**flow/design.v**
```verilog
module Fifo_Datapath (
    input  logic        clk,
    input  logic        rst,
    input  logic        wc_en,       
    input  logic        rc_en,       
    input  logic [31:0] Data_in,
    output logic [31:0] Data_out,
    output logic        full,
    output logic        fifo_empty
);
    logic [3:0] w_addr;
    logic [3:0] r_addr;
    logic [31:0] Memory [15:0];
    logic [4:0] count;  
    always_ff @(posedge clk or posedge rst) begin
        if (rst)
            w_addr <= 0;
        else if (wc_en && !full)
            w_addr <= w_addr + 1;
    end
    always_ff @(posedge clk or posedge rst) begin
        if (rst) 
            r_addr <= 0;
        else if (rc_en && !fifo_empty)
            r_addr <= r_addr + 1;
    end
    always_ff @(posedge clk) begin
        if (wc_en && !full)
            Memory[w_addr] <= Data_in;
    end
    always_comb begin
        Data_out = (rst || fifo_empty)? 0: Memory[r_addr];
    end
    always_ff @(posedge clk or posedge rst) begin
        if (rst)
            count <= 0;
        else begin
            case ({wc_en && !full, rc_en && !fifo_empty})
                2'b10: count <= count + 1;  
                2'b01: count <= count - 1;  
                default: count <= count;    
            endcase
        end
    end
    assign full       = (count == 15);
    assign fifo_empty = (count == 0);
endmodule
module channel_ctrl(
    input  logic       clk,
    input  logic       rst,
    input  logic       channel_en,
    input  logic       readyIn,
    input  logic       fifo_full,
    input  logic       fifo_empty,
    input  logic       bsz,
    input  logic       tslb,
    input  logic       tsz,
    input  logic [1:0] M_HResp,
    output logic       irq,
    output logic [1:0] HTrans,
    output logic       write,
    output logic       b_sel, d_sel, t_sel, s_sel, h_sel,
    output logic       d_en, s_en, ts_en, burst_en, count_en, sz_en,
    output logic       rd_en, wr_en,
    output logic       trigger
);
    typedef enum logic [2:0] {
        DISABLED      = 3'b000,
        ENABLED       = 3'b001,
        READ_WAIT     = 3'b010,
        HOLD_READ     = 3'b011,
        WRITE_WAIT    = 3'b100,
        HOLD_WRITE    = 3'b101
    } state_t;
    localparam IDLE     = 2'b00;
    localparam BUSY     = 2'b01;
    localparam NON_SEQ  = 2'b10;
    localparam SEQ      = 2'b11;
    state_t current_state, next_state;
    always_ff @(posedge clk or posedge rst) begin
        if (rst)
            current_state <= DISABLED;
        else
            current_state <= next_state;
    end
    always_comb begin
        case (current_state)
            DISABLED: begin
                next_state = (channel_en) ? ENABLED : DISABLED;
            end
            ENABLED: begin
                next_state = tsz ? DISABLED : READ_WAIT;
            end
            READ_WAIT: begin
                if (!readyIn)
                    next_state = READ_WAIT;
                else if (!channel_en && readyIn) 
                    next_state = HOLD_READ;
                else if (channel_en && readyIn && !bsz && !M_HResp)
                    next_state = READ_WAIT;
                else if (channel_en && readyIn && bsz && (M_HResp == 0))
                    next_state = WRITE_WAIT;
                else
                    next_state = READ_WAIT;
            end
            HOLD_READ: begin
                if (channel_en && bsz) begin
                    next_state = WRITE_WAIT;
                end else if (channel_en && !bsz) begin
                    next_state = READ_WAIT;
                end else begin
                    next_state = HOLD_READ;
                end
            end
            WRITE_WAIT: begin
                if (!readyIn)
                    next_state = WRITE_WAIT;
                else if (channel_en && tsz && bsz)
                    next_state = DISABLED;
                else if (!channel_en && readyIn)
                    next_state = HOLD_WRITE; 
                else if (channel_en && readyIn && !bsz && (M_HResp == 0))
                    next_state = WRITE_WAIT; 
                else if (channel_en && readyIn && bsz && (M_HResp == 0))
                    next_state = READ_WAIT;
                else
                    next_state = WRITE_WAIT;
            end
            HOLD_WRITE: begin
                if (channel_en && !bsz) begin
                    next_state = WRITE_WAIT;
                end else if (channel_en && bsz) begin
                    if (tsz)
                        next_state = DISABLED;
                    else 
                        next_state = READ_WAIT;
                end else begin
                    next_state = HOLD_WRITE;
                end
            end
            default: next_state = current_state;
        endcase
    end
    always_comb begin
        irq       = 0;
        b_sel     = 0;
        d_sel     = 0;
        t_sel     = 0;
        s_sel     = 0;
        h_sel     = 0;
        d_en      = 0;
        s_en      = 0;
        ts_en     = 0;
        burst_en  = 0;
        count_en  = 0;
        sz_en     = 0;
        rd_en     = 0;
        wr_en     = 0;
        trigger   = 0;
        write     = 0;
        HTrans    = IDLE;
        case (current_state)
            DISABLED: begin
                if (channel_en) begin
                    t_sel     = 1;
                    d_sel     = 1;
                    s_sel     = 1;
                    burst_en  = 1;
                    s_en      = 1;
                    d_en      = 1;
                    sz_en     = 1;
                    ts_en     = 1;
                    HTrans    = IDLE;
                end
            end
            ENABLED: begin
                if (tsz) begin
                    irq = 1;
                end else if (channel_en) begin
                    write = 0;
                    count_en  = 1;
                    s_en = 1;
                    HTrans    = NON_SEQ;
                end
            end
            READ_WAIT: begin
                if (!readyIn && bsz) begin
                    write     = 0;
                    HTrans    = BUSY;
                    h_sel = 1;
                end else if (!readyIn && !bsz) begin
                    write = 0;
                    HTrans = BUSY;
                end else if (!channel_en && readyIn) begin
                    wr_en = 1;
                    HTrans = IDLE;
                end else if (channel_en && readyIn && (M_HResp == 0) && !bsz)  begin
                    write     = 0;
                    wr_en     = 1;
                    count_en  = 1;
                    s_en      = 1;
                    HTrans    = SEQ;
                end else if (channel_en && bsz && (M_HResp == 0) && readyIn)  begin
                    wr_en = 1;
                    ts_en = 1;
                    count_en = 1;
                    write    = 1;
                    h_sel    = 1;
                    d_en     = 1;
                    HTrans    = NON_SEQ;
                end
            end
            HOLD_READ: begin
                if (channel_en && !bsz) begin
                    count_en = 1;
                    s_en     = 1;
                    HTrans   = SEQ;
                end else if (channel_en && bsz) begin
                    ts_en = 1;
                    write = 1;
                    h_sel = 1;
                    d_en = 1;
                    count_en = 1;
                    HTrans = NON_SEQ;
                end else
                    HTrans = IDLE;
            end
            WRITE_WAIT: begin
                if (!readyIn && bsz) begin
                    write     = 1;
                    HTrans    = BUSY;
                    h_sel = 0;
                    trigger = 1;
                end else if (!readyIn && !bsz) begin
                    h_sel = 1;
                    trigger = 1;
                    HTrans = BUSY;
                    write = 1;
                end else if (!channel_en && readyIn) begin
                    rd_en = 1;
                    trigger = 1;
                    HTrans = IDLE;
                end else if (channel_en && tsz && bsz) begin
                    irq = 1;
                    rd_en = 1;
                    trigger = 1;
                    HTrans = IDLE;
                end else if (channel_en && readyIn && (M_HResp == 0) && !bsz) begin
                    h_sel = 1;
                    write = 1;
                    trigger = 1;
                    rd_en = 1;
                    d_en      =  1;
                    count_en  = 1;
                    HTrans    = SEQ;
                end
                else if (channel_en && readyIn && (M_HResp == 0) && !tslb && bsz) begin
                    h_sel = 0;
                    write = 0;
                    count_en  = 1;
                    s_en = 1;
                    trigger = 1;
                    rd_en = 1;
                    HTrans    = NON_SEQ;
                end else if (channel_en && readyIn && (M_HResp == 0) && tslb && bsz) begin
                    burst_en = 1;
                    b_sel = 1;
                    write = 0;
                    count_en  = 1;
                    s_en = 1;
                    h_sel = 0;
                    trigger = 1;
                    rd_en = 1;
                    HTrans    = NON_SEQ;
                end
            end
            HOLD_WRITE: begin
                if (channel_en && !bsz) begin
                    h_sel = 1;
                    write = 1;
                    d_en = 1;
                    count_en = 1;
                    HTrans = SEQ;
                end else if (channel_en && bsz) begin
                    if (tsz) begin
                        irq = 1;
                        HTrans = IDLE;
                    end else if (tslb) begin
                        burst_en = 1;
                        b_sel   = 1;
                        count_en = 1;
                        s_en = 1;
                        HTrans = NON_SEQ;
                    end else if (!tslb) begin
                        count_en = 1;
                        s_en = 1;
                        HTrans = NON_SEQ;
                    end
            end
        end
        endcase
    end
endmodule
module Dmac_Channel_Datapath (
    input  logic        clk,
    input  logic        rst,
    input  logic        s_sel,
    input  logic        d_sel,
    input  logic        b_sel,
    input  logic        t_sel,
    input  logic        s_en,
    input  logic        d_en,
    input  logic        ts_en,
    input  logic        sz_en,
    input  logic        burst_en,
    input  logic        count_en,
    input  logic        h_sel,
    input  logic        wr_en,
    input  logic        rd_en,
    input  logic        trigger,
    input  logic [31:0] S_Address,
    input  logic [31:0] D_Address,
    input  logic [31:0] T_Size,
    input  logic [31:0] B_Size,
    input  logic [31:0] R_Data,
    input  logic [1:0]  HSize,
    output logic        bs0,
    output logic        tslb,
    output logic        ts0,
    output logic        fifo_full,
    output logic        fifo_empty,
    output logic [31:0] MAddress,
    output logic [31:0] MWData,
    output logic [3:0]  MWStrb
);
    logic [31:0] Src_Addr, Dst_Addr, Transfer_Size, Burst_Size;
    logic [31:0] Incr_Src_Addr;
    logic [31:0] Incr_Dst_Addr;
    logic [31:0] Dec_Transfer_Size;
    always_comb begin
        Incr_Src_Addr      = Src_Addr + 32'd4;
        Incr_Dst_Addr      = Dst_Addr + 32'd4;
        Dec_Transfer_Size  = Transfer_Size - Burst_Size;
    end
    always_ff @(posedge clk or posedge rst) begin
        if (rst) begin
            Src_Addr <= 32'b0;
        end
        else if (s_en)
            Src_Addr <= s_sel ? S_Address : Incr_Src_Addr;
    end
    always_ff @(posedge clk or posedge rst) begin
        if (rst) begin
            Dst_Addr <= 32'b0;
        end
        else if (d_en)
            Dst_Addr <= d_sel ? D_Address : Incr_Dst_Addr;
    end
    always_ff @(posedge clk or posedge rst) begin
        if (rst) begin
            Transfer_Size <= 32'b0;
        end
        else if (ts_en)
            Transfer_Size <= t_sel ? T_Size : Dec_Transfer_Size;
    end
    always_ff @(posedge clk or posedge rst) begin
        if (rst) begin
            Burst_Size <= 32'b0;
        end
        else if (burst_en)
            Burst_Size <= (B_Size == 0)? 1: (b_sel ? 1 : B_Size);
    end
    assign tslb = (Transfer_Size < B_Size);
    logic [31:0] Decrement_Counter;
    logic [31:0] Decremented_Value;
    always_comb begin
        Decremented_Value = Decrement_Counter - 1;
    end
    always_ff @(posedge clk or posedge rst) begin
        if (rst)
            Decrement_Counter <= 32'b0;
        else if (count_en)
            Decrement_Counter <= (Decrement_Counter == 0) ? ((tslb) ? 0: Burst_Size-1)  : Decremented_Value;
    end
    assign MAddress = h_sel ? (Dst_Addr) : (Src_Addr);
    logic [31:0] fifo_out;
    Fifo_Datapath fifo_inst (
        .clk        (clk),
        .rst        (rst),
        .wc_en      (wr_en),
        .rc_en      (rd_en),
        .Data_in    (R_Data),
        .Data_out   (fifo_out),
        .full       (fifo_full),
        .fifo_empty (fifo_empty)
    );
    logic [1:0] HSize_Reg;
    always_ff @(posedge clk or posedge rst) begin
        if (rst) begin
            HSize_Reg <= 0;
        end
        else if (sz_en) begin
            HSize_Reg <= HSize;
        end
    end
    always_comb begin
        if (trigger) begin
            MWData = fifo_out;  
            case (HSize)
                2'b00: begin   
                    case (Src_Addr[1:0])
                        2'b00: MWStrb = 4'b0001;
                        2'b01: MWStrb = 4'b0010;
                        2'b10: MWStrb = 4'b0100;
                        2'b11: MWStrb = 4'b1000;
                        default: MWStrb = 4'b0000;
                    endcase
                end
                2'b01: begin   
                    case (Src_Addr[1:0])
                        2'b00: MWStrb = 4'b0011;  
                        2'b10: MWStrb = 4'b1100;
                        default: MWStrb = 4'b0000;
                    endcase
                end
                2'b10: MWStrb = 4'b1111;   
                default: MWStrb = 4'b0000;
            endcase
        end else begin
            MWData  = 32'b0;
            MWStrb  = 4'b0000;
        end
    end
    assign bs0 = (Decrement_Counter == 0);
    assign ts0 = (Transfer_Size == 0);
endmodule
module Dmac_Channel (
    input  logic        clk,
    input  logic        rst,
    input  logic        channel_en,
    input  logic        readyIn,
    input  logic [1:0]  M_HResp,
    input  logic [31:0] S_Address,
    input  logic [31:0] D_Address,
    input  logic [31:0] T_Size,
    input  logic [31:0] B_Size,
    input  logic [31:0] R_Data,
    input  logic [1:0]  HSize,
    output logic        irq,
    output logic        write,
    output logic [1:0]  HTrans,
    output logic [31:0] MAddress,
    output logic [31:0] MWData,
    output logic  [3:0] MWStrb
);
    logic s_sel, d_sel, b_sel, t_sel;
    logic s_en, d_en, ts_en, burst_en, count_en, sz_en;
    logic h_sel, rd_en, wr_en;
    logic fifo_full, fifo_empty;
    logic trigger;
    logic bs0, tslb, ts0;
    Dmac_Channel_Datapath datapath_inst (
        .clk         (clk),
        .rst         (rst),
        .s_sel       (s_sel),
        .d_sel       (d_sel),
        .b_sel       (b_sel),
        .t_sel       (t_sel),
        .s_en        (s_en),
        .d_en        (d_en),
        .ts_en       (ts_en),
        .sz_en       (sz_en),
        .burst_en    (burst_en),
        .count_en    (count_en),
        .h_sel       (h_sel),
        .wr_en       (wr_en),
        .rd_en       (rd_en),
        .trigger     (trigger),
        .S_Address   (S_Address),
        .D_Address   (D_Address),
        .T_Size      (T_Size),
        .B_Size      (B_Size),
        .R_Data      (R_Data),
        .HSize       (HSize),
        .bs0         (bs0),
        .tslb        (tslb),
        .ts0         (ts0),
        .fifo_full   (fifo_full),
        .fifo_empty  (fifo_empty),
        .MAddress    (MAddress),
        .MWData      (MWData),
        .MWStrb      (MWStrb)
    );
    channel_ctrl controller_inst (
        .clk         (clk),
        .rst         (rst),
        .channel_en  (channel_en),
        .readyIn     (readyIn),
        .fifo_full   (fifo_full),
        .fifo_empty  (fifo_empty),
        .bsz         (bs0),
        .tslb        (tslb),
        .tsz         (ts0),
        .M_HResp     (M_HResp),
        .irq         (irq),
        .HTrans      (HTrans),
        .write       (write),
        .b_sel       (b_sel),
        .d_sel       (d_sel),
        .t_sel       (t_sel),
        .s_sel       (s_sel),
        .h_sel       (h_sel),
        .d_en        (d_en),
        .s_en        (s_en),
        .ts_en       (ts_en),
        .sz_en       (sz_en),
        .burst_en    (burst_en),
        .count_en    (count_en),
        .rd_en       (rd_en),
        .wr_en       (wr_en),
        .trigger     (trigger)
    );
endmodule
module Dmac_Main_Ctrl(
    input  logic clk,
    input  logic rst,
    input  logic [1:0] DmacReq,
    input  logic con_new_sel,
    input  logic irq,
    input  logic Bus_Grant,
    input  logic C_config,
    output logic con_sel,
    output logic Bus_Req,
    output logic HReadyOut,
    output logic [1:0] S_HResp,
    output logic Interrupt,
    output logic con_en,
    output logic Channel_en_1, Channel_en_2,
    output logic hold,
    output logic [1:0] ReqAck
);
    typedef enum logic [1:0] {
        IDLE     = 2'b00,
        MSB_REQ  = 2'b01,
        LSB_REQ  = 2'b10,
        WAIT     = 2'b11
    } state_t;
    state_t current_state, next_state;
    always_ff @(posedge clk or posedge rst) begin
        if (rst)
            current_state <= IDLE;
        else
            current_state <= next_state;
    end
    always_comb begin
        hold         = 0;
        Bus_Req      = 0;
        Interrupt    = 0;
        con_en       = 0;
        con_sel      = 0;
        HReadyOut    = 0;
        ReqAck       = 2'b00;
        S_HResp      = 2'b00;
        next_state   = current_state;   
        case (current_state)
            IDLE: begin
                if (DmacReq[1] == 1'b1) begin
                    hold     = 1;
                    Bus_Req  = 1;
                    next_state = MSB_REQ;
                end else if (DmacReq == 2'b01) begin
                    hold     = 1;
                    Bus_Req  = 1;
                    next_state = LSB_REQ;
                end
            end
            MSB_REQ: begin
                if (!irq && ({C_config, Bus_Grant} == 2'b11)) begin
                    con_en       = 0;
                    con_sel      = 0;
                    ReqAck       = 2'b10;
                    next_state   = WAIT;
                end else if (irq && ({C_config, Bus_Grant} == 2'b11)) begin
                    Interrupt  = 1;
                    con_sel = 1;
                    next_state = IDLE;
                end else
                    Bus_Req = 1;
            end
            LSB_REQ: begin
                if (!irq && ({C_config, Bus_Grant} == 2'b11)) begin
                    con_en       = 1;
                    con_sel      = 1;
                    ReqAck       = 2'b01;
                    next_state   = WAIT;
                end else if (irq && ({C_config, Bus_Grant} == 2'b11)) begin
                    Interrupt  = 1;
                    con_sel = 1;
                    next_state = IDLE;
                end else
                    Bus_Req = 1;
            end
            WAIT: begin
                if (({Bus_Grant, con_new_sel} == 2'b00)) begin
                    next_state = MSB_REQ;
                    Bus_Req    = 1;
                end else if (({Bus_Grant, con_new_sel} == 2'b01)) begin
                    next_state = LSB_REQ;
                    Bus_Req    = 1;
                    con_sel    = 1;
                end else
                 if (!irq && !con_new_sel) begin
                    con_sel    = 0;
                    con_en     = 1;
                    next_state = WAIT;
                end else if (!irq && con_new_sel) begin
                    con_sel    = 1;
                    con_en     = 1;
                    next_state = WAIT;
                end else if (irq && ({Bus_Grant, con_new_sel} == 2'b10)) begin
                    Interrupt  = 1;
                    con_sel = con_new_sel;
                    next_state = IDLE;
                end else if (irq && ({Bus_Grant, con_new_sel} == 2'b11)) begin
                    Interrupt  = 1;
                    con_sel = con_new_sel;
                    next_state = IDLE;
                end
            end
        endcase
    end
    always_comb begin
        Channel_en_1 = 0;
        Channel_en_2 = 0;
        case (current_state)
            MSB_REQ: Channel_en_1 = C_config && Bus_Grant;
            LSB_REQ: Channel_en_2 = C_config && Bus_Grant;
            WAIT: begin
                Channel_en_1 = Bus_Grant && !con_new_sel;
                Channel_en_2 = Bus_Grant && con_new_sel;
            end
            default: ;
        endcase
    end
endmodule
module Dmac_Main_Datapath(
    input logic clk,
    input logic rst,
    input logic write,
    input logic HSel,
    input logic [1:0] STrans,  
    input logic channel_en_1,
    input logic channel_en_2,
    input logic [31:0] HWData,
    input logic [31:0] HAddr,
    input logic [31:0] MRData,
    input logic HReady,
    input logic [1:0] M_HResp,
    input logic con_en,
    input logic con_sel,
    output logic C_config,
    output logic irq,
    output logic con_new_sel,
    output logic [31:0] MAddress,
    output logic [31:0] MWData,
    output logic [3:0] MBurst_Size,
    output logic MWrite,
    output logic [3:0] MWStrb,
    output logic [1:0] MTrans
);
logic dmac_selected;
logic [3:0] decoded_address;
logic [31:0] Size_Reg, SAddr_Reg, DAddr_Reg, Ctrl_Reg;
logic [31:0] latched_address;
logic latched_write, latched_sel;
logic [1:0] latched_STrans;
assign  dmac_selected = latched_write && latched_STrans[1] && latched_sel;
assign decoded_address = latched_address[5:2];
assign C_config = Ctrl_Reg[16];
always_ff @( posedge clk ) begin
    if (rst) begin
        latched_address <= 32'b0;
        latched_write <= 0;
        latched_STrans <= 2'b0;
        latched_sel <= 0;
    end else begin
        latched_address <= HAddr;
        latched_STrans <= STrans;
        latched_sel <= HSel;
        latched_write <= write;
    end
end
always_ff @(posedge clk or posedge rst) begin
    if (rst) begin
        Size_Reg <= 32'b0;
        SAddr_Reg <= 32'b0;
        DAddr_Reg <= 32'b0;
        Ctrl_Reg <= 32'b0;
    end
    else if (irq)
        Ctrl_Reg <= 32'b0;
    else if (dmac_selected) begin
        case (decoded_address)
            4'b0000: Size_Reg <=  HWData;
            4'b0001: SAddr_Reg <= HWData;
            4'b0010: DAddr_Reg <= HWData;
            4'b0011: Ctrl_Reg <=  HWData;
            default: ;
        endcase
    end
end
logic irq_1;
logic write_1;
logic [1:0]  MTrans_1;
logic [31:0] MAddress_1;
logic [31:0] MWData_1;
logic [3:0] MWStrb_1;
Dmac_Channel channel_1 (
    .clk(clk),
    .rst(rst),
    .channel_en(channel_en_1),
    .readyIn(HReady),
    .M_HResp(M_HResp),
    .S_Address(SAddr_Reg),
    .D_Address(DAddr_Reg),
    .T_Size(Size_Reg),
    .B_Size({{28{1'b0}}, {Ctrl_Reg[3:0]}}),
    .R_Data(MRData),
    .HSize(Ctrl_Reg[5:4]),
    .irq(irq_1),
    .write(write_1),
    .HTrans(MTrans_1),
    .MAddress(MAddress_1),
    .MWData(MWData_1),
    .MWStrb(MWStrb_1)
);
logic irq_2;
logic write_2;
logic [1:0]  MTrans_2;
logic [31:0] MAddress_2;
logic [31:0] MWData_2;
logic [3:0] MWStrb_2;
Dmac_Channel channel_2 (
    .clk(clk),
    .rst(rst),
    .channel_en(channel_en_2),
    .readyIn(HReady),
    .M_HResp(M_HResp),
    .S_Address(SAddr_Reg),
    .D_Address(DAddr_Reg),
    .T_Size(Size_Reg),
    .B_Size({{28{1'b0}}, {Ctrl_Reg[3:0]}}) ,
    .R_Data(MRData),
    .HSize(Ctrl_Reg[5:4]),
    .irq(irq_2),
    .write(write_2),
    .HTrans(MTrans_2),
    .MAddress(MAddress_2),
    .MWData(MWData_2),
    .MWStrb(MWStrb_2)
);
assign MAddress = con_sel? MAddress_2 : MAddress_1;
assign MWData = con_sel? MWData_2 : MWData_1;
assign MTrans = con_sel? MTrans_2 : MTrans_1;
assign MBurst_Size = Ctrl_Reg[3:0];
assign MWrite = con_sel? write_2 : write_1;
assign irq = irq_1 || irq_2; 
assign MWStrb = con_sel? MWStrb_2 : MWStrb_1;
always_ff @(posedge clk or posedge rst) begin
    if (rst) begin
        con_new_sel <= 0;
    end
    else if (con_en) begin
        con_new_sel <= con_sel;
    end
end
endmodule
module Dmac_Top (
    input  logic        clk,
    input  logic        rst,
    input  logic        write,
    input  logic        HSel,
    input  logic [1:0]  STrans,
    input  logic [31:0] HWData,
    input  logic [31:0] HAddr,
    input  logic [31:0] MRData,
    input  logic        HReady,
    input  logic [1:0]  M_HResp,
    output logic HReadyOut,
    output logic [1:0] S_HResp,
    input  logic [1:0]  DmacReq,      
    input  logic        Bus_Grant,   
    output logic [31:0] MAddress,
    output logic [31:0] MWData,
    output logic [3:0]  MBurst_Size,
    output logic        MWrite,
    output logic [1:0]  MTrans,
    output logic [3:0]  MWStrb,
    output logic        Bus_Req,
    output logic        Interrupt,
    output logic [1:0]  ReqAck
);
    logic con_sel, con_en, irq, con_new_sel, C_config;
    logic hold;
    logic channel_en_1, channel_en_2;
    Dmac_Main_Datapath datapath_inst (
        .clk            (clk),
        .rst            (rst),
        .write          (write),
        .HSel           (HSel),
        .STrans         (STrans),
        .channel_en_1   (channel_en_1),
        .channel_en_2   (channel_en_2),
        .HWData         (HWData),
        .HAddr          (HAddr),
        .MRData         (MRData),
        .HReady         (HReady),
        .M_HResp          (M_HResp),
        .con_en         (con_en),
        .con_sel        (con_sel),
        .C_config       (C_config),
        .irq            (irq),
        .con_new_sel    (con_new_sel),
        .MAddress       (MAddress),
        .MWData         (MWData),
        .MBurst_Size    (MBurst_Size),
        .MWrite         (MWrite),
        .MTrans         (MTrans),
        .MWStrb         (MWStrb)
    );
    Dmac_Main_Ctrl controller_inst (
        .clk            (clk),
        .rst            (rst),
        .DmacReq        (DmacReq),
        .con_new_sel    (con_new_sel),
        .irq            (irq),
        .Bus_Grant      (Bus_Grant),
        .C_config       (C_config),
        .con_sel        (con_sel),
        .HReadyOut      (HReadyOut),
        .S_HResp          (S_HResp),
        .Bus_Req        (Bus_Req),
        .Interrupt      (Interrupt),
        .con_en         (con_en),
        .Channel_en_1   (channel_en_1),
        .Channel_en_2   (channel_en_2),
        .hold           (hold),
        .ReqAck         (ReqAck)
    );
endmodule
```
**flow/run.sh**
```bash
#!/bin/bash
# the make line also repeats each setting of config.mk as NAME=value (left out here)
make -C /OpenROAD-flow-scripts/flow DESIGN_CONFIG=/design/flow/config.mk WORK_HOME=/design/flow/orfs CLKGATE_MAP_FILE= finish
```
**flow/config.mk**
```make
export PLATFORM = sky130hd
export DESIGN_NAME = Dmac_Top
export DESIGN_NICKNAME = Dmac_Top
export VERILOG_FILES = /design/flow/design.v
export SDC_FILE = /design/flow/constraint.sdc
export NUM_CORES = 4
export LEC_CHECK = 0
export CAP_MARGIN = 0
export CORE_MARGIN = 2
export CORE_UTILIZATION = 72
export CTS_CLUSTER_DIAMETER = 271
export CTS_CLUSTER_SIZE = 14
export PLACE_DENSITY_LB_ADDON = 0.01
export SETUP_SLACK_MARGIN = 1.38
export SLEW_MARGIN = 40
export TNS_END_PERCENT = 65
```
**flow/constraint.sdc**
```tcl
create_clock -name core_clock -period 4.77 [get_ports {clk}]
set_input_delay 0.9540 -clock core_clock [delete_from_list [all_inputs] [get_ports {clk}]]
set_output_delay 0.9540 -clock core_clock [all_outputs]
set_load 0.01 [all_outputs]
```
==> flow_results.org, run 1 <==
* Flow results

** Worst hold path
- Cells on Worst Hold Path :: 2
- The tightest min-delay check is of the register to register type.

** Worst setup path
- The critical path endpoint has a required time of 3.82 ns.
- Critical path's top delay family :: AND-OR/OR-AND gates
- The report lists the cells along the critical path as buf_12 > mux2_2 > o21ai_0 > a21oi_1 > o21ai_1 > a211oi_4 > a31o_2 > buf_6.
- The critical path maximum fanout is 41.
- Nature of the critical path startpoint :: register
- Cell with the largest stage delay on the worst path :: sky130_fd_sc_hd__dfrtp_4
- Destination of the critical timing path :: MWData[13]
- In this run the register-to-register setup slack is 1.21 ns.
- STA classifies the critical path endpoint as an output pin.
- At the worst endpoint, the arrival time is 3.83 ns.
- All stages included, the depth of the critical timing path comes to 8.
- The largest single stage delay on the critical path is 0.69 ns.
- Together, buffers and inverters on the worst path number 2.
- Length in cells of the worst reg-to-reg path :: 18
- Kind of critical path :: register to output pin

** Cells and area
- The finished cells cover 72100 um2.
- Total of fill cells in the finished design :: 4155
- At the end of the flow, the number of nets in the layout was 4744.
- Synthesis-to-finish area growth :: 14.7%
- Register area :: 41200 um2
- The layout report lists the multi-input gate area as 21500 um2.
- Measured on the finished design, the core utilization comes to 83.2%.
- After the flow finishes, the layout carries non-filler instances totaling 5787.

** Detailed routing
- After detailed routing, the number of vias per cell comes to 7.49.
- Detailed-routing iteration count for the pre-antenna-repair pass :: 8
- The detail route stage leaves a number of antenna-violating nets equal to 0.
- In this run, the number of DRC markers left after iteration 0 of detailed routing was 7294.
- Total via count after detailed routing :: 43361
- Final wirelength :: 204000 um
- TritonRoute reported its final design rule violation total as 0.
- Wire length per cell :: 35.2 um

** Global route
- Global routing used 44.6% of the available tracks.
- The first global-routing pass estimated 287000 um of wire.
- The number of antenna violations at the first check in global routing was 10.
- Maximum number of pins on one net before global-route repair :: 138
- Total grt overflow :: 0
- The via count of the first global-routing pass came to 42254.

** Synth
- For reference, XOR and XNOR gates occupy 1.92% of the area reported after synthesis.
- After synthesis, the chip area reported by Yosys is 62800 um2.
- In this run, synthesis inferred 1024 flip-flops with an integrated enable.
- In this run, the synthesized area fraction spent on AND-OR/OR-AND gates is recorded as 8.60%.
- Among the non-sequential cells, multiplexers take the most area.
- Yosys reported a register bit count of 1441.
- Of the post-synthesis cell area, the part taken by muxes is 13.6%.
- Dominant cell by count in the synthesized netlist :: sky130_fd_sc_hd__edfxtp_1
- Proportion of netlist area held by the largest area contributor :: 49.0%
- Averaged over all synthesized cells, the footprint is 14.6 um2.
- Per the synthesis report, the simple-gate share of the synthesized area is 7.19%.
- The synthesized design spends more area on one cell type than any other, namely sky130_fd_sc_hd__edfxtp_1.
- Post-synth cell types :: 90
- For this run, the number of Yosys warnings is 5.
- Cell total in the yosys stat output :: 4300
- Post-synth the commonest register cell is sky130_fd_sc_hd__edfxtp_1.
- In this run, the synthesized area fraction spent on adder and majority cells is recorded as 0.964%.
- Async set or reset register ratio after synthesis :: 28.5%
- Leading cell types by count after synthesis :: 1024 x sky130_fd_sc_hd__edfxtp_1, 407 x sky130_fd_sc_hd__dfrtp_1, 345 x sky130_fd_sc_hd__o21ai_0, 315 x sky130_fd_sc_hd__nand2_1, 224 x sky130_fd_sc_hd__mux4_2
- Top post-synthesis cells by area :: sky130_fd_sc_hd__edfxtp_1 49%, sky130_fd_sc_hd__dfrtp_1 16%, sky130_fd_sc_hd__mux4_2 8.0%
- Netlist Area Pre-Place :: 62800 um2
- In the synthesized netlist, the number of instances is 4300.
- Per Yosys stat, the portion of area used by sequential elements is 65.5%.

** Placement
- The HPWL after detailed placement is 99200 um.
- Area after detailed placement :: 67000 um2
- RePlAce Congestion :: 0.911
- Placed instance count :: 5547
- Input and output buffers added on the ports amount to 157.

** Power and ir drop
- Pwr Density :: 328 nW/um2
- Part of the total power dissipated in combinational logic :: 4.6%
- IR drop worst, VDD :: 0.000585 V
- Internal :: 18300 uW
- Power Combinational :: 1090 uW
- Flop+latch power :: 13700 uW
- Per the OpenROAD power report, switching power amounts to 5390 uW.
- Part of the total power dissipated in the clock network :: 37.6%
- Clk pwr :: 8900 uW
- Sequential share of power :: 57.8%
- The power report puts the leakage power at 0.0255 uW.
- The largest share of the power goes to registers.
- Switching part of the total :: 22.8%

** Floorplan
- Measured along the x axis, the die boundary spans 299 um.
- Std-Cell Rows :: 108
- In the floorplan report the effective utilization is 72.5%.
- In this run the vertical extent of the chip is 299 um.
- I/O Pins :: 190
- Core Footprint :: 86600 um2
- According to the floorplan report, the total die area is 89600 um2.

** Final timing
- Timing would allow up to 0.209 GHz.
- Period Utilization, post-route :: 100%
- The routed design could run at a clock period as short as 4.79 ns.
- After layout, the setup clock skew is reported as 0.0622 ns.
- The final timing report lists a max-slew violation count of 0.
- On the final layout, the worst hold slack is 0.479 ns.
- Transition time of the tightest slew-check pin :: 0.938 ns
- Relative slew slack :: 37.5%
- # setup viols final :: 1
- Final number of hold-violating endpoints :: 0
- The critical path in the final layout is reported with a setup slack of -0.0158 ns.
- Setup repair after global routing could not meet its margin everywhere.
- Adding up every negative setup slack in the final design gives -0.0158 ns.

** Status
- The run finished, with violations left.
- In this run the layout check failures are negative setup slack.

** CTS
- Clock-pin slew was measured on the worst setup and hold paths at 0.07 ns.
- H-tree levels :: 3
- Per the TritonCTS log, the buffer count is 112.
- For the worst-skew pair, the clock arrives at the later sink with an insertion delay of 0.77 ns.
- Clock tree from TritonCTS :: built
- In this run the deepest clock path goes through 3 buffers.
- Clock sink total :: 1441
- Master cell of the clock root buffer :: sky130_fd_sc_hd__clkbuf_16

** Job
- Max-cap violation count :: 0
- Number of OpenROAD warnings :: 73
-- stage by stage --
step           worst slack (ns)  total power [uW]
4_1_cts                   0.135             23300
3_3_place_gp             -0.123             14900
6_report                -0.0158             23700
3_5_place_dp             -0.225             14900
2_1_floorplan             -1.89             14500
5_1_grt                 -0.0384             24100
-- final cells by class --
class	instances	share of cell area (%)
sequential	1441	57.1
multi-input combinational	2537	29.8
timing repair buffer	430	6.35
clock buffer	141	4.07
tap	1155	2.01
inverter	68	0.366
clock inverter	6	0.207
antenna	9	0.0313
-- routing by layer --
layer	up-vias	share of wire, %	track usage (%)
met3	1091	13	11.4
met2	4035	47	70.6
met5	-	0.0054	0
met1	21095	31	54.6
met4	2	9.1	30.5
li1	17138	-	-
-- repair_timing --
| item | 4_1_cts | 5_1_grt |
|---|---|---|
| endpoints found under the hold margin | 0 | 0 |
| cloned | 13 | 2 |
| resized | 488 | 98 |
| endpoints found under the setup margin | 236 | 162 |
| pin swaps | 50 | 28 |
| buffers inserted | 44 | 24 |
| hold buffers | 0 | 0 |
==> inputs of run 2 (changes only) <==
- CAP_MARGIN: 0 -> 20
- CORE_UTILIZATION: 72 -> 16
- CTS_CLUSTER_DIAMETER: 271 -> 29
- CTS_CLUSTER_SIZE: 14 -> unset
- HOLD_SLACK_MARGIN: unset -> -0.09
- MAX_ROUTING_LAYER: unset -> met4
- PLACE_DENSITY: unset -> 0.77
- PLACE_DENSITY_LB_ADDON: 0.01 -> unset
- SETUP_SLACK_MARGIN: 1.38 -> 1.42
- SLEW_MARGIN: 40 -> 20
- TNS_END_PERCENT: 65 -> unset
- clock period: 4.77 -> 5.12 ns (I/O delays scaled with it)
==> flow_results.org, run 2 <==
* Flow results

** Detailed routing
- Detailed-routing iteration count for the pre-antenna-repair pass :: 6 (was 8)
- Antenna Nets Post-Route :: 0 (unchanged)
- Number of vias per cell after detailed routing :: 4.15 (was 7.49)
- Wire length per cell :: 19.8 um (was 35.2 um)
- The remaining routing DRC violations is 0 (unchanged).
- The total routed wirelength came to 202000 um (was 204000 um).
- Total via count after detailed routing :: 42249 (was 43361)
- The violation count after the first detailed-route iteration is 5487 (was 7294).

** Synth
- Top post-synthesis cells by area: sky130_fd_sc_hd__edfxtp_1 49%, sky130_fd_sc_hd__dfrtp_1 16%, sky130_fd_sc_hd__mux4_2 8.0% (unchanged).
- The aoi/oai-family share of the synthesized area is 8.60% (unchanged).
- The area share of the leading cell type in the synthesized netlist was 49.0% (unchanged).
- Syn Inst Count :: 4300 (unchanged)
- Proportion of synthesized chip area in sequential cells :: 65.5% (unchanged)
- The synthesized area per cell is 14.6 um2 (unchanged).
- Count of yosys warnings during synthesis :: 5 (unchanged)
- Flip-flop and latch count after synthesis :: 1441 (unchanged)
- Top logic family :: multiplexers (unchanged)
- The area share of fa/ha/maj cells after synthesis is 0.964% (unchanged).
- The fraction of synthesis flops using an asynchronous set or reset pin came to 28.5% (unchanged).
- The synthesis area per yosys came to 62800 um2 (unchanged).
- Cell total in the yosys stat output :: 4300 (unchanged)
- The post-synth tally of flip-flops with integrated enable came to 1024 (unchanged).
- Xor/xnor share of the synthesized area :: 1.92% (unchanged)
- Netlist Area Pre-Place :: 62800 um2 (unchanged)
- Cell type with the highest aggregate area in the netlist :: sky130_fd_sc_hd__edfxtp_1 (unchanged)
- Leading cell types by count after synthesis :: 1024 x sky130_fd_sc_hd__edfxtp_1, 407 x sky130_fd_sc_hd__dfrtp_1, 345 x sky130_fd_sc_hd__o21ai_0, 315 x sky130_fd_sc_hd__nand2_1, 224 x sky130_fd_sc_hd__mux4_2 (unchanged)
- Yosys simple share :: 7.19% (unchanged)
- The cell with the most instances after synthesis is sky130_fd_sc_hd__edfxtp_1 (unchanged).
- The portion of netlist area occupied by mux cells was 13.6% (unchanged).
- Most frequently used flop master after synthesis :: sky130_fd_sc_hd__edfxtp_1 (unchanged)
- Post-synth cell types :: 90 (unchanged)

** Placement
- RePlAce Congestion :: 0.853 (was 0.911)
- HPWL after detailed placement :: 119000 um (was 99200 um)
- Area after detailed placement :: 72200 um2 (was 67000 um2)
- Number of buffers inserted by port buffering :: 157 (unchanged)
- Placed instance count :: 9619 (was 5547)

** Worst setup path
- The cell that appears most often on the critical path is sky130_fd_sc_hd__a41oi_4.
- CP max stage delay :: 0.59 ns (was 0.69 ns)
- Nature of the critical path startpoint :: input port (was register)
- Kind of critical path :: input port to output pin (was register to output pin)
- The depth of the worst register-to-register path was 14 (was 18).
- FF-to-FF setup slack :: 1.43 ns (was 1.21 ns)
- Cell with the largest stage delay on the worst path :: sky130_fd_sc_hd__clkdlybuf4s50_1 (was sky130_fd_sc_hd__dfrtp_4)
- Highest fanout seen on the critical path :: 5 (was 41)
- Cell chain of the critical path: clkdlybuf4s50_1 > a21oi_1 > nor3_1 > a41oi_4 > o22ai_4 > a41oi_4 > buf_12 > buf_16 > buf_6 > a211oi_4 > a31o_1 > buf_2 (was buf_12 > mux2_2 > o21ai_0 > a21oi_1 > o21ai_1 > a211oi_4 > a31o_2 > buf_6).
- Destination of the critical timing path :: MWData[1] (was MWData[13])
- The kind of capture point of the worst setup path was an output pin (unchanged).
- Number of stages on the worst setup path :: 12 (was 8)
- Setup crit start :: HReady
- The required time of the critical path was 4.10 ns (was 3.82 ns).
- The kind of cell adding the most delay to the critical path was buffers and inverters (was AND-OR/OR-AND gates).
- Critical Path AT :: 3.97 ns (was 3.83 ns)
- Combined buffer and inverter count along the critical path :: 5 (was 2)

** CTS
- The H-tree depth was 4 (was 3).
- The CTS tree was built (unchanged).
- Clock-pin transition on the worst setup and hold timing paths :: 0.05 ns (was 0.07 ns)
- The number of buffers added by the clock tree synthesis step was 231 (was 112).
- Master cell of the clock root buffer :: sky130_fd_sc_hd__clkbuf_16 (unchanged)
- The clock latency reported for the late side of the worst-skew pair came to 0.99 ns (was 0.77 ns).
- Clock sink total :: 1441 (unchanged)
- Maximum number of buffers from clock root to sink :: 4 (was 3)

** Final timing
- Transition time of the tightest slew-check pin :: 1.13 ns (was 0.938 ns)
- The final worst-path cycle share came to 97.6% (was 100%).
- The headroom to the max-slew limit came to 24.7% (was 37.5%).
- Setup Total Neg Slack :: 0 ns (was -0.0158 ns)
- In this build the clock could be raised as far as 0.200 GHz.
- Post-layout min period :: 5.00 ns
- The final hold violation count came to 0 (unchanged).
- RSZ-0062 raised after global routing :: yes (unchanged)
- # setup viols final :: 0 (was 1)
- The final count of pins violating max slew came to 0 (unchanged).
- The worst hold margin came to 0.470 ns (was 0.479 ns).
- The clock tree skew after final layout came to 0.189 ns (was 0.0622 ns).

** Global route
- Global-route wire length before repair :: 286000 um (was 287000 um)
- Maximum number of pins on one net before global-route repair :: 138 (unchanged)
- Total grt overflow :: 0 (unchanged)
- The number of antenna violations at the first check in global routing is 29 (was 10).
- The all-layer global routing usage was 9.87% (was 44.6%).
- The via count of the first global-routing pass is 41561 (was 42254).

** Floorplan
- Core Footprint :: 392000 um2 (was 86600 um2)
- The number of cell rows was 230 (was 108).
- The overall die area was 398000 um2 (was 89600 um2).
- The height of the die is 631 um (was 299 um).
- Core Density at Floorplan :: 16.0% (was 72.5%)
- The total I/O pin count is 190 (unchanged).
- The die width was 631 um (was 299 um).

** Power and ir drop
- IR drop worst, VDD :: 0.000501 V (was 0.000585 V)
- The switching power is 6570 uW (was 5390 uW).
- Part of the total power dissipated in the clock network :: 54.4% (was 37.6%)
- Sequential share of power :: 42.3% (was 57.8%)
- Switching part of the total :: 21.8% (was 22.8%)
- Part of the total power dissipated in combinational logic :: 3.3% (was 4.6%)
- Power Combinational :: 995 uW (was 1090 uW)
- Largest power group :: clock (was registers)
- The internal power contribution is 23600 uW (was 18300 uW).
- Flop+latch power :: 12800 uW (was 13700 uW)
- The leakage dissipation is 0.0282 uW (was 0.0255 uW).
- Pwr Density :: 364 nW/um2 (was 328 nW/um2)
- The clock group power came to 16400 uW (was 8900 uW).

** Worst hold path
- Path type of the worst min-delay path :: register to register (unchanged)
- Cells on Worst Hold Path :: 2 (unchanged)
- Per the hold report, the tightest min-delay path originates at datapath_inst.Size_Reg[20].

** Cells and area
- Final Instance Area :: 83000 um2 (was 72100 um2)
- Total of fill cells in the finished design :: 40522 (was 4155)
- The relative area change from synthesis to final layout was 32.1% (was 14.7%).
- The final core area utilization came to 21.2% (was 83.2%).
- Final net count :: 4905 (was 4744)
- Non-Filler Instances :: 10175 (was 5787)

** Status
- Status :: complete, no violations (was failed layout checks)

** Job
- Number of OpenROAD warnings :: 71 (was 73)
- Max-cap violation count :: 0 (unchanged)
[run 2: per-stage QoR]
step	setup WS, ns	total power, uW
6_report	0.122	30200
5_1_grt	0.00462	30900
4_1_cts	0.115	30300
3_5_place_dp	-0.0745	13900
3_3_place_gp	-0.0937	13900
2_1_floorplan	-1.61	13500
[run 2: metal layers]
metal  up-vias  track usage [%]  routed length [um]
li1      17689                -                   -
met1     21464             11.8               74500
met2      2612             16.1               98200
met3       484             2.50               21600
met4         0             3.52                7660
met5         -                -                   0
[run 2: area by class of cell]
cell class                 instances  area, um2  area share [%]
multi-input combinational       2540      21600            26.0
sequential                      1441      41200            49.6
timing repair buffer             469       5170            6.23
clock buffer                     264       6110            7.36
tap                             5220       6530            7.87
clock inverter                   157       2100            2.53
inverter                          68        263           0.317
antenna                           16       40.0          0.0482
[run 2: what timing repair did]
item / 4_1_cts / 5_1_grt
setup buffers: 63 / 40
hold endpoints to repair: 0 / 0
gates resized: 493 / 102
pin swaps: 36 / 36
hold buffers: 0 / 0
gates cloned: 13 / 3
endpoints found under the setup margin: 94 / 133
==> inputs of run 3 (changes only) <==
- CTS_CLUSTER_DIAMETER: 29 -> 271
- HOLD_SLACK_MARGIN: -0.09 -> unset
- MAX_ROUTING_LAYER: met4 -> unset
==> flow_results.org, run 3 <==
* Flow results

** Floorplan
- I/O Pins :: 190 (unchanged)
- The standard cell core area came to 392000 um2 (unchanged).
- The overall die area was 398000 um2 (unchanged).
- The die width is 631 um (unchanged).
- The share of the core filled by cells before placement was 16.0% (unchanged).
- DIE HEIGHT :: 631 um (unchanged)
- The number of cell rows was 230 (unchanged).

** Power and ir drop
- Sequential share of power :: 51.9% (was 42.3%)
- The internal power contribution is 19200 uW (was 23600 uW).
- Standby leakage power :: 0.0265 uW (was 0.0282 uW)
- The clock group power was 10800 uW (was 16400 uW).
- The sequential group power was 12700 uW (was 12800 uW).
- The power per unit of standard cell area came to 309 nW/um2 (was 364 nW/um2).
- The combinational group power was 976 uW (was 995 uW).
- Switching part of the total :: 21.8% (about the same)
- The switching power is 5340 uW (was 6570 uW).
- Largest power group :: registers (was clock)
- Part of the total power dissipated in combinational logic :: 4.0% (was 3.3%)
- IR drop worst, VDD :: 0.000358 V (was 0.000501 V)
- The proportion of power drawn by the clock network came to 44.1% (was 54.4%).

** Final timing
- RSZ-0062 raised after global routing: yes (unchanged).
- The maximum achievable frequency is 0.200 GHz (about the same).
- The setup total negative slack was 0 ns (unchanged).
- Post-route worst setup slack :: 0.129 ns (was 0.122 ns)
- Clock skew :: 0.167 ns (was 0.189 ns)
- Max-slew violations :: 0 (unchanged)
- Final number of hold-violating endpoints :: 0 (unchanged)
- The headroom to the max-slew limit was 23.1% (was 24.7%).
- The actual slew at the worst max-slew pin came to 1.15 ns (was 1.13 ns).
- Period Utilization, post-route :: 97.5% (was 97.6%)
- The final-report setup violation count came to 0 (unchanged).
- Post-layout min period :: 4.99 ns (was 5.00 ns)

** CTS
- Clock sink total :: 1441 (unchanged)
- The total of hold buffers inserted after clock tree synthesis is 0 (unchanged).
- Master cell of the clock root buffer :: sky130_fd_sc_hd__clkbuf_16 (unchanged)
- The H-tree depth was 4 (unchanged).
- Worst-skew pair later-pin latency :: 0.90 ns (was 0.99 ns)
- Maximum number of buffers from clock root to sink :: 4 (unchanged)
- CTS buffer count :: 151 (was 231)
- The CTS tree is built (unchanged).
- The clock transition at the registers of the reported paths was 0.05 ns (about the same).

** Synth
- The number of synthesized register bits came to 1441 (unchanged).
- Mean instance size in the synthesized netlist :: 14.6 um2 (unchanged)
- Leading cell types by count after synthesis :: 1024 x sky130_fd_sc_hd__edfxtp_1, 407 x sky130_fd_sc_hd__dfrtp_1, 345 x sky130_fd_sc_hd__o21ai_0, 315 x sky130_fd_sc_hd__nand2_1, 224 x sky130_fd_sc_hd__mux4_2 (unchanged)
- Top post-synthesis cells by area: sky130_fd_sc_hd__edfxtp_1 49%, sky130_fd_sc_hd__dfrtp_1 16%, sky130_fd_sc_hd__mux4_2 8.0% (unchanged).
- Aoi/oai-family share of the synthesized area :: 8.60% (unchanged)
- The fraction of synthesis flops using an asynchronous set or reset pin is 28.5% (unchanged).
- Chip area in the Yosys report :: 62800 um2 (unchanged)
- Proportion of netlist area held by the largest area contributor :: 49.0% (unchanged)
- Yosys simple share :: 7.19% (unchanged)
- The post-synthesis instance area was 62800 um2 (unchanged).
- The count of mapped cells out of synthesis was 4300 (unchanged).
- Cell total in the yosys stat output :: 4300 (unchanged)
- Count of yosys warnings during synthesis :: 5 (unchanged)
- Most frequently used flop master after synthesis :: sky130_fd_sc_hd__edfxtp_1 (unchanged)
- The post-synth tally of flip-flops with integrated enable is 1024 (unchanged).
- Post-synth cell types :: 90 (unchanged)
- Xor/xnor share of the synthesized area :: 1.92% (unchanged)
- The portion of netlist area occupied by mux cells is 13.6% (unchanged).
- Cell type with the highest aggregate area in the netlist :: sky130_fd_sc_hd__edfxtp_1 (unchanged)
- The cell with the most instances after synthesis is sky130_fd_sc_hd__edfxtp_1 (unchanged).
- The dominant non-sequential cell family after synthesis is multiplexers (unchanged).
- The area share of fa/ha/maj cells after synthesis is 0.964% (unchanged).
- Proportion of synthesized chip area in sequential cells :: 65.5% (unchanged)

** Detailed routing
- The number of vias per cell after detailed routing came to 4.11 (was 4.15).
- Total via count after detailed routing :: 41069 (was 42249)
- Initial DRC count :: 5087 (was 5487)
- The average detailed-routed wire length per instance is 19.3 um (was 19.8 um).
- The remaining routing DRC violations was 0 (unchanged).
- Detailed-routing iteration count for the pre-antenna-repair pass :: 6 (unchanged)
- Antenna Nets Post-Route :: 0 (unchanged)
- Final wirelength :: 193000 um (was 202000 um)

** Global route
- The first-pass GRT wire length was 273000 um (was 286000 um).
- Overall global routing resource usage :: 9.11% (was 9.87%)
- The number of antenna violations at the first check in global routing is 31 (was 29).
- The via count of the first global-routing pass is 39991 (was 41561).
- The largest net degree at the start of global routing was 138 (unchanged).
- Total grt overflow :: 0 (unchanged)

** Worst setup path
- The depth of the worst register-to-register path came to 11 (was 14).
- The required time of the critical path was 4.10 ns (about the same).
- Kind of critical path :: input port to output pin (unchanged)
- The setup slack of the most critical reg-to-reg path came to 1.58 ns (was 1.43 ns).
- The arrival time reported for the critical path endpoint came to 3.97 ns (about the same).
- Combined buffer and inverter count along the critical path :: 5 (unchanged)
- The kind of capture point of the worst setup path was an output pin (unchanged).
- Cell chain of the critical path :: clkdlybuf4s50_1 > a21oi_1 > a211oi_1 > a31oi_4 > o22ai_4 > a41oi_4 > buf_12 > buf_16 > buf_4 > a211oi_2 > a31o_1 > buf_2 (was clkdlybuf4s50_1 > a21oi_1 > nor3_1 > a41oi_4 > o22ai_4 > a41oi_4 > buf_12 > buf_16 > buf_6 > a211oi_4 > a31o_1 > buf_2)
- The critical path launch point was HReady (unchanged).
- The largest stage delay on the critical path was 0.58 ns (was 0.59 ns).
- The top fanout value on the critical path came to 6 (was 5).
- The kind of cell adding the most delay to the critical path is AND-OR/OR-AND gates (was buffers and inverters).
- The critical path launch point type is an input port (unchanged).
- Number of stages on the worst setup path :: 12 (unchanged)
- The destination of the critical timing path was MWData[19] (was MWData[1]).
- Cell with the largest stage delay on the worst path :: sky130_fd_sc_hd__clkdlybuf4s50_1 (unchanged)

** Status
- Status :: complete, no violations (unchanged)

** Placement
- The pre-CTS worst setup slack is -0.0745 ns (unchanged).
- The routability-driven placement congestion ratio is 0.840 (was 0.853).
- The number of port buffers was 157 (unchanged).
- The sum of net half-perimeters after detailed placement came to 119000 um (unchanged).

** Worst hold path
- Path type of the worst min-delay path :: register to register (unchanged)
- The number of instances on the worst hold path was 1 (was 2).

** Job
- Max-cap violation count :: 0 (unchanged)
- Number of OpenROAD warnings :: 71 (unchanged)

** Cells and area
- Final net count :: 4809 (was 4905)
- Synthesis-to-finish area growth :: 26.3% (was 32.1%)
-- run 3: layout make-up --
class | count | area, um2
inverters | 68 | 263
fillers | 41001 | 312000
diodes | 13 | 32.5
flip-flops and latches | 1441 | 41200
clock buffers | 194 | 4080
repair buffers | 456 | 5060
multi-input cells | 2537 | 21500
clock inverters | 68 | 678
well taps | 5220 | 6530
-- run 3: metal layers --
metal,share of wire [%],track usage [%],vias to the layer above
li1,-,-,17398
met1,38,11.3,20858
met2,48,15.3,2346
met3,10,2.34,451
met4,3.9,3.10,16
met5,0.048,0,-
-- run 3: what timing repair did --
item / CTS / global route
buffers inserted: 39 / 45
endpoints found under the setup margin: 86 / 103
pin swaps: 31 / 35
gates cloned: 9 / 7
gates resized: 433 / 121
-- run 3: through the flow --
step                instances  total power [uW]  hold slack (ns)  cell area (um2)  util (%)
finish                   9997             24500            0.480            79300      20.3
global route             9990             25200            0.499            79300      20.3
CTS                      9929             24600            0.483            78200      20.0
detailed placement       9619             13900            0.476            72200      18.4
global placement         9619             13900            0.470            72200      18.4
floorplan                4302             13500            0.446            62800         -
==> inputs of run 4 (changes only) <==
- ABC_AREA: unset -> 1
- CORE_UTILIZATION: 16 -> 72
- CTS_CLUSTER_DIAMETER: 271 -> unset
- PLACE_DENSITY: 0.77 -> 0.43
- SETUP_SLACK_MARGIN: 1.42 -> 1.07
- clock period: 5.12 -> 3.79 ns (I/O delays scaled with it)
==> flow_results.org, run 4 <==
#+TITLE: Implementation results

** Synth
- The count of mapped cells out of synthesis is 7286 (was 4300).
- Dominant cell by count in the synthesized netlist :: sky130_fd_sc_hd__nand2_1 (was sky130_fd_sc_hd__edfxtp_1)
- The area share of fa/ha/maj cells after synthesis is 0.887% (was 0.964%).
- Top post-synthesis cells by area: sky130_fd_sc_hd__edfxtp_1 45%, sky130_fd_sc_hd__dfrtp_1 15%, sky130_fd_sc_hd__nand2_1 12% (was sky130_fd_sc_hd__edfxtp_1 49%, sky130_fd_sc_hd__dfrtp_1 16%, sky130_fd_sc_hd__mux4_2 8.0%).
- The post-synthesis instance area is 68200 um2 (was 62800 um2).
- The library cell with the largest summed area after synthesis was sky130_fd_sc_hd__edfxtp_1 (unchanged).
- MUX area fraction :: 0.0440% (was 13.6%)
- The dominant non-sequential cell family after synthesis is simple AND/OR/NAND/NOR gates (was multiplexers).
- The aoi/oai-family share of the synthesized area was 10.1% (was 8.60%).
- Number of flops mapped to enable cells by yosys :: 1024 (unchanged)
- Chip area in the Yosys report :: 68200 um2 (was 62800 um2)
- Proportion of synthesized chip area in sequential cells :: 60.3% (was 65.5%)
- Mean instance size in the synthesized netlist :: 9.37 um2 (was 14.6 um2)
- Leading cell types by count after synthesis: 2170 x sky130_fd_sc_hd__nand2_1, 1024 x sky130_fd_sc_hd__edfxtp_1, 696 x sky130_fd_sc_hd__nor2_1, 538 x sky130_fd_sc_hd__o21ai_0, 495 x sky130_fd_sc_hd__nand3_1 (was 1024 x sky130_fd_sc_hd__edfxtp_1, 407 x sky130_fd_sc_hd__dfrtp_1, 345 x sky130_fd_sc_hd__o21ai_0, 315 x sky130_fd_sc_hd__nand2_1, 224 x sky130_fd_sc_hd__mux4_2).
- Flip-flop and latch count after synthesis :: 1441 (unchanged)
- The area share of the leading cell type in the synthesized netlist was 45.1% (was 49.0%).
- Most frequently used flop master after synthesis :: sky130_fd_sc_hd__edfxtp_1 (unchanged)
- Async set or reset register ratio after synthesis :: 28.5% (unchanged)
- The post-synthesis simple-gate area fraction was 21.9% (was 7.19%).
- Xor/xnor share of the synthesized area :: 1.62% (was 1.92%)
- Cell total in the yosys stat output :: 7286 (was 4300)
- Post-synth cell types :: 59 (was 90)
- The number of warnings reported in the yosys synthesis log is 5 (unchanged).

** Placement
- Area after detailed placement :: 73500 um2 (was 72200 um2)
- The instance count after placement with tap cells included came to 8618 (was 9619).
- Number of buffers inserted by port buffering :: 157 (unchanged)
- HPWL after detailed placement :: 138000 um (was 119000 um)
- RePlAce Congestion :: 0.998 (was 0.840)

** Floorplan
- Core Density at Floorplan :: 72.9% (was 16.0%)
- Core Footprint :: 93600 um2 (was 392000 um2)
- I/O Pins :: 190 (unchanged)
- The height of the die came to 312 um (was 631 um).
- Std-Cell Rows :: 112 (was 230)
- Die area :: 97300 um2 (was 398000 um2)
- The die width was 312 um (was 631 um).

** CTS
- Clock sink total :: 1441 (unchanged)
- The number of buffers on the longest clock path came to 3 (was 4).
- The number of buffers added by the clock tree synthesis step came to 144 (was 151).
- Count of hold buffers inserted by post-cts repair :: 0 (unchanged)
- Master cell of the clock root buffer :: sky130_fd_sc_hd__clkbuf_16 (unchanged)
- The H-tree depth came to 4 (unchanged).

** Status
- Status :: did not finish (was complete, no violations)
- Halt Stage :: 5_1_grt
## run 4: metrics by stage
step                setup WS, ns  util [%]  TNS (ns)
floorplan                  -4.86         -  -1258.23
global placement          -0.382      78.5    -23.91
detailed placement        -0.438      78.5    -25.87
CTS                       -0.226      88.0    -10.17
## run 4: timing repair
action / CTS
pin swaps: 182
cloned: 46
endpoints found under the setup margin: 655
gates resized: 867
buffers inserted: 140
==> inputs of run 5 (changes only) <==
- ABC_AREA: 1 -> unset
- CAP_MARGIN: 20 -> 0
- CELL_PAD_IN_SITES_DETAIL_PLACEMENT: unset -> 2
- CORE_UTILIZATION: 72 -> 60
- CTS_CLUSTER_DIAMETER: unset -> 183
- CTS_CLUSTER_SIZE: unset -> 97
- GPL_TIMING_DRIVEN: unset -> 0
- MAX_ROUTING_LAYER: unset -> met4
- PLACE_DENSITY: 0.43 -> 0.6
- SETUP_SLACK_MARGIN: 1.07 -> unset
- clock period: 3.79 -> 10.0 ns (I/O delays scaled with it)
==> flow_results.org, run 5 <==
#+TITLE: Implementation results

** Floorplan
- The standard cell core area came to 104000 um2 (was 93600 um2).
- The share of the core filled by cells before placement was 60.6% (was 72.9%).
- Die area :: 107000 um2 (was 97300 um2)
- Std-Cell Rows :: 118 (was 112)
- DIE HEIGHT :: 328 um (was 312 um)
- Horiz. Die Dim :: 328 um (was 312 um)
- I/O Pins :: 190 (unchanged)

** Status
- Status: did not finish (unchanged).
- The terminating stage of the flow is 3_5_place_dp (was 5_1_grt).
- Error msg :: [ERROR DPL-0033] detailed placement checks failed during check placement.

** Placement
- The routability-driven placement congestion ratio was 0.954 (was 0.998).
- Number of buffers inserted by port buffering :: 156 (was 157)

** Synth
- The area share of the leading cell type in the synthesized netlist came to 49.0% (was 45.1%).
- Cell type with the highest aggregate area in the netlist :: sky130_fd_sc_hd__edfxtp_1 (unchanged)
- Top post-synthesis cells by area: sky130_fd_sc_hd__edfxtp_1 49%, sky130_fd_sc_hd__dfrtp_1 16%, sky130_fd_sc_hd__mux4_2 8.0% (was sky130_fd_sc_hd__edfxtp_1 45%, sky130_fd_sc_hd__dfrtp_1 15%, sky130_fd_sc_hd__nand2_1 12%).
- Chip area in the Yosys report :: 62800 um2 (was 68200 um2)
- The synthesized area per cell came to 14.6 um2 (was 9.37 um2).
- Leading cell types by count after synthesis :: 1024 x sky130_fd_sc_hd__edfxtp_1, 407 x sky130_fd_sc_hd__dfrtp_1, 345 x sky130_fd_sc_hd__o21ai_0, 315 x sky130_fd_sc_hd__nand2_1, 224 x sky130_fd_sc_hd__mux4_2 (was 2170 x sky130_fd_sc_hd__nand2_1, 1024 x sky130_fd_sc_hd__edfxtp_1, 696 x sky130_fd_sc_hd__nor2_1, 538 x sky130_fd_sc_hd__o21ai_0, 495 x sky130_fd_sc_hd__nand3_1)
- Adder and majority gate portion of the synthesized area :: 0.964% (was 0.887%)
- The number of synthesized register bits is 1441 (unchanged).
- Most frequently used flop master after synthesis :: sky130_fd_sc_hd__edfxtp_1 (unchanged)
- The count of mapped cells out of synthesis was 4300 (was 7286).
- Yosys simple share :: 7.19% (was 21.9%)
- The portion of netlist area occupied by mux cells is 13.6% (was 0.0440%).
- The post-synth tally of flip-flops with integrated enable came to 1024 (unchanged).
- Aoi/oai-family share of the synthesized area :: 8.60% (was 10.1%)
- The cell with the most instances after synthesis was sky130_fd_sc_hd__edfxtp_1 (was sky130_fd_sc_hd__nand2_1).
- Top logic family :: multiplexers (was simple AND/OR/NAND/NOR gates)
- Netlist Area Pre-Place :: 62800 um2 (was 68200 um2)
- The number of cell instances after yosys synthesis was 4300 (was 7286).
- Count of yosys warnings during synthesis :: 5 (unchanged)
- Async set or reset register ratio after synthesis :: 28.5% (unchanged)
- Xor/xnor share of the synthesized area :: 1.92% (was 1.62%)
- The count of unique library cells instantiated by Yosys is 90 (was 59).
- Proportion of synthesized chip area in sequential cells :: 65.5% (was 60.3%)
-- run 5: metrics by stage --
step / area, um2 / cells / worst slack [ns]
2_1_floorplan: 62800 / 4302 / 2.22
3_3_place_gp: 66100 / 5838 / -0.999
==> inputs of run 6 (changes only) <==
- CAP_MARGIN: 0 -> 20
- CELL_PAD_IN_SITES_DETAIL_PLACEMENT: 2 -> unset
- CORE_UTILIZATION: 60 -> 59
- CTS_CLUSTER_DIAMETER: 183 -> unset
- CTS_CLUSTER_SIZE: 97 -> unset
- GPL_TIMING_DRIVEN: 0 -> unset
- MAX_ROUTING_LAYER: met4 -> unset
- PLACE_DENSITY: 0.6 -> unset
- clock period: 10.0 -> 5.54 ns (I/O delays scaled with it)
==> flow_results.org, run 6 <==
* Flow results

** Power and ir drop
- Per report_power, the clock group accounts for 43.8% of the total.
- Per the power-grid run, VDD falls by no more than 0.000343 V.
- The internal power of the cells totals 17700 uW.
- Switching power summed over all nets :: 4770 uW
- Power spread over the standard cell area amounts to 314 nW/um2.
- Largest power group :: registers
- In this run, flip-flops and latches consume 52.5% of the power.
- Flop+latch power :: 11800 uW
- The leakage power in the latest report is 0.0254 uW.
- Switching part of the total :: 21.2%
- Per report_power, the Combinational row totals 835 uW.
- Part of the total power dissipated in combinational logic :: 3.7%
- Clk pwr :: 9850 uW

** Global route
- Number of antenna violations at the first check in global routing :: 4
- The global routing report lists combined usage of all routing layers as 30.6%.
- Global-route wire length before repair :: 246000 um
- Total grt overflow :: 0
- The via count of the first global-routing pass came to 38317.
- Maximum number of pins on one net before global-route repair :: 127

** Final timing
- The final timing summary puts the cycle share of the worst path at 97.8%.
- Clock skew :: 0.0231 ns
- Transition time of the tightest slew-check pin :: 1.12 ns
- Once routing completed, OpenROAD measured the worst setup slack at 0.120 ns.
- Final number of hold-violating endpoints :: 0
- # setup viols final :: 0
- Setup repair after global routing left no endpoint under its margin.
- Max-slew violations :: 0
- The worst path in the final design needs a cycle of 5.42 ns, including I/O delays and setup.
- The tightest hold path in the finished design has a slack of 0.480 ns.
- Relative slew slack :: 25.2%
- The flow reports an fmax of 0.184 GHz.

** Placement
- The routability-driven placement congestion ratio was 0.874 (was 0.954).
- Per the placement report, the placed cell count is 5744.
- Area after detailed placement :: 66800 um2
- Number of buffers inserted by port buffering :: 157 (was 156)
- After legalization and detailed placement, the total HPWL measured 102000 um.
- Setup slack at placement :: 0.295 ns

** Floorplan
- Horiz. Die Dim :: 330 um (was 328 um)
- I/O Pins :: 190 (unchanged)
- The height of the die came to 330 um (was 328 um).
- The overall die area came to 109000 um2 (was 107000 um2).
- Core Footprint :: 105000 um2 (was 104000 um2)
- Std-Cell Rows :: 119 (was 118)
- Core Density at Floorplan :: 59.6% (was 60.6%)

** Synth
- Async set or reset register ratio after synthesis :: 28.5% (unchanged)
- The number of warnings reported in the yosys synthesis log came to 5 (unchanged).
- The post-synthesis instance area is 62800 um2 (unchanged).
- Top post-synthesis cells by area :: sky130_fd_sc_hd__edfxtp_1 49%, sky130_fd_sc_hd__dfrtp_1 16%, sky130_fd_sc_hd__mux4_2 8.0% (unchanged)
- The aoi/oai-family share of the synthesized area is 8.60% (unchanged).
- The library cell with the largest summed area after synthesis is sky130_fd_sc_hd__edfxtp_1 (unchanged).
- Cell total in the yosys stat output :: 4300 (unchanged)
- Dominant cell by count in the synthesized netlist :: sky130_fd_sc_hd__edfxtp_1 (unchanged)
- The area share of the leading cell type in the synthesized netlist is 49.0% (unchanged).
- Top logic family :: multiplexers (unchanged)
- Adder and majority gate portion of the synthesized area :: 0.964% (unchanged)
- The post-synthesis simple-gate area fraction was 7.19% (unchanged).
- The flip-flop cell with the highest count after synthesis was sky130_fd_sc_hd__edfxtp_1 (unchanged).
- The number of synthesized register bits is 1441 (unchanged).
- Mean instance size in the synthesized netlist :: 14.6 um2 (unchanged)
- Leading cell types by count after synthesis :: 1024 x sky130_fd_sc_hd__edfxtp_1, 407 x sky130_fd_sc_hd__dfrtp_1, 345 x sky130_fd_sc_hd__o21ai_0, 315 x sky130_fd_sc_hd__nand2_1, 224 x sky130_fd_sc_hd__mux4_2 (unchanged)
- The post-synth tally of flip-flops with integrated enable was 1024 (unchanged).
- Proportion of synthesized chip area in sequential cells :: 65.5% (unchanged)
- The portion of netlist area occupied by mux cells is 13.6% (unchanged).
- Chip area in the Yosys report :: 62800 um2 (unchanged)
- The count of mapped cells out of synthesis came to 4300 (unchanged).
- Post-synth cell types :: 90 (unchanged)
- Xor/xnor share of the synthesized area :: 1.92% (unchanged)

** Worst setup path
- The worst setup path is captured at an output pin.
- Length in cells of the worst reg-to-reg path :: 16
- The critical path runs through a total of 9 cells.
- Grouping stages by cell kind, the critical path spends the most delay in simple AND/OR/NAND/NOR gates.
- CP max stage delay :: 0.61 ns
- Destination of the critical timing path :: MWData[2]
- CP required :: 4.43 ns
- Per the timing report, the biggest fanout along the worst path comes to 68.
- The cell sequence reported for the critical path is or4_4 > nor4_4 > nand3_1 > o22ai_2 > a41oi_4 > buf_12 > a211oi_1 > a31o_2 > clkdlybuf4s50_1.
- Data arrives at the worst endpoint at 4.31 ns.
- The timing report gives the worst reg2reg path a setup slack of 1.41 ns.
- Nature of the critical path startpoint :: register
- Kind of critical path :: register to output pin
- Together, buffers and inverters on the worst path number 2.
- On the critical path, the stage with the largest delay is an instance of sky130_fd_sc_hd__or4_4.

** Detailed routing
- Antenna Nets Post-Route :: 0
- Detailed routing inserted a total of 38398 vias.
- For this run, the detailed router's first-pass iteration total came to 18.
- Wire length per cell :: 27.2 um
- Wires add up to 164000 um.
- Drt drc :: 0
- After detailed routing, the number of vias per cell comes to 6.37.
- Initial DRC count :: 3668

** Job
- Max-cap violation count :: 0
- In this run the tools logged warnings totalling 67.

** Cells and area
- Logic area :: 20600 um2
- Non-Filler Instances :: 6024
- Register area :: 41200 um2
- For this run, the post-layout net count is 4667.
- Final Instance Area :: 71700 um2
- The layout has 7322 filler cells.
- Fin util :: 68.0%
- Synthesis-to-finish area growth :: 14.2%

** CTS
- Worst-skew pair later-pin latency :: 0.76 ns
- Clock sink total :: 1441
- Clock tree from TritonCTS :: built
- H-tree levels :: 4
- On the worst setup and hold paths after CTS, the clock-pin slew comes to 0.06 ns.
- Maximum number of buffers from clock root to sink :: 3
- TritonCTS created 151 clock buffers.
- Master cell of the clock root buffer :: sky130_fd_sc_hd__clkbuf_16

** Worst hold path
- Note that the worst hold path type here is register to register.
- The number of cells on the worst hold path is listed as 2.

** Status
- Status :: complete, no violations (was did not finish)
==> run 6: layer usage <==
| layer | GRT usage (%) | wire (um) | vias up |
|---|---|---|---|
| met2 | 50.4 | 80400 | 1252 |
| met4 | 11.4 | 5840 | 0 |
| met5 | 0 | 0 | - |
| met1 | 42.6 | 69500 | 19742 |
| met3 | 3.58 | 8200 | 267 |
| li1 | - | - | 17137 |
==> run 6: timing repair <==
| action | in CTS | in global routing |
|---|---|---|
| pin swaps | 4 | 1 |
| buffers inserted | 2 | 0 |
| endpoints found under the setup margin | 64 | 56 |
| hold buffers | 0 | 0 |
| cloned | 2 | 0 |
| resized | 10 | 15 |
==> run 6: cell type report <==
| cell class | count | share of cell area (%) |
|---|---|---|
| multi-input cells | 2538 | 28.8 |
| well taps | 1391 | 2.43 |
| inverters | 68 | 0.365 |
| diodes | 2 | 0.00698 |
| flip-flops and latches | 1441 | 57.4 |
| clock inverters | 77 | 1.04 |
| clock buffers | 194 | 5.59 |
| repair buffers | 313 | 4.34 |
==> run 6: metrics by stage <==
step	setup TNS, ns	total power (uW)
floorplan	-518.52	12500
global placement	0	12800
detailed placement	0	12900
CTS	0	22600
global route	0	23100
finish	0	22500
Power is estimated from default activity; no workload was simulated.
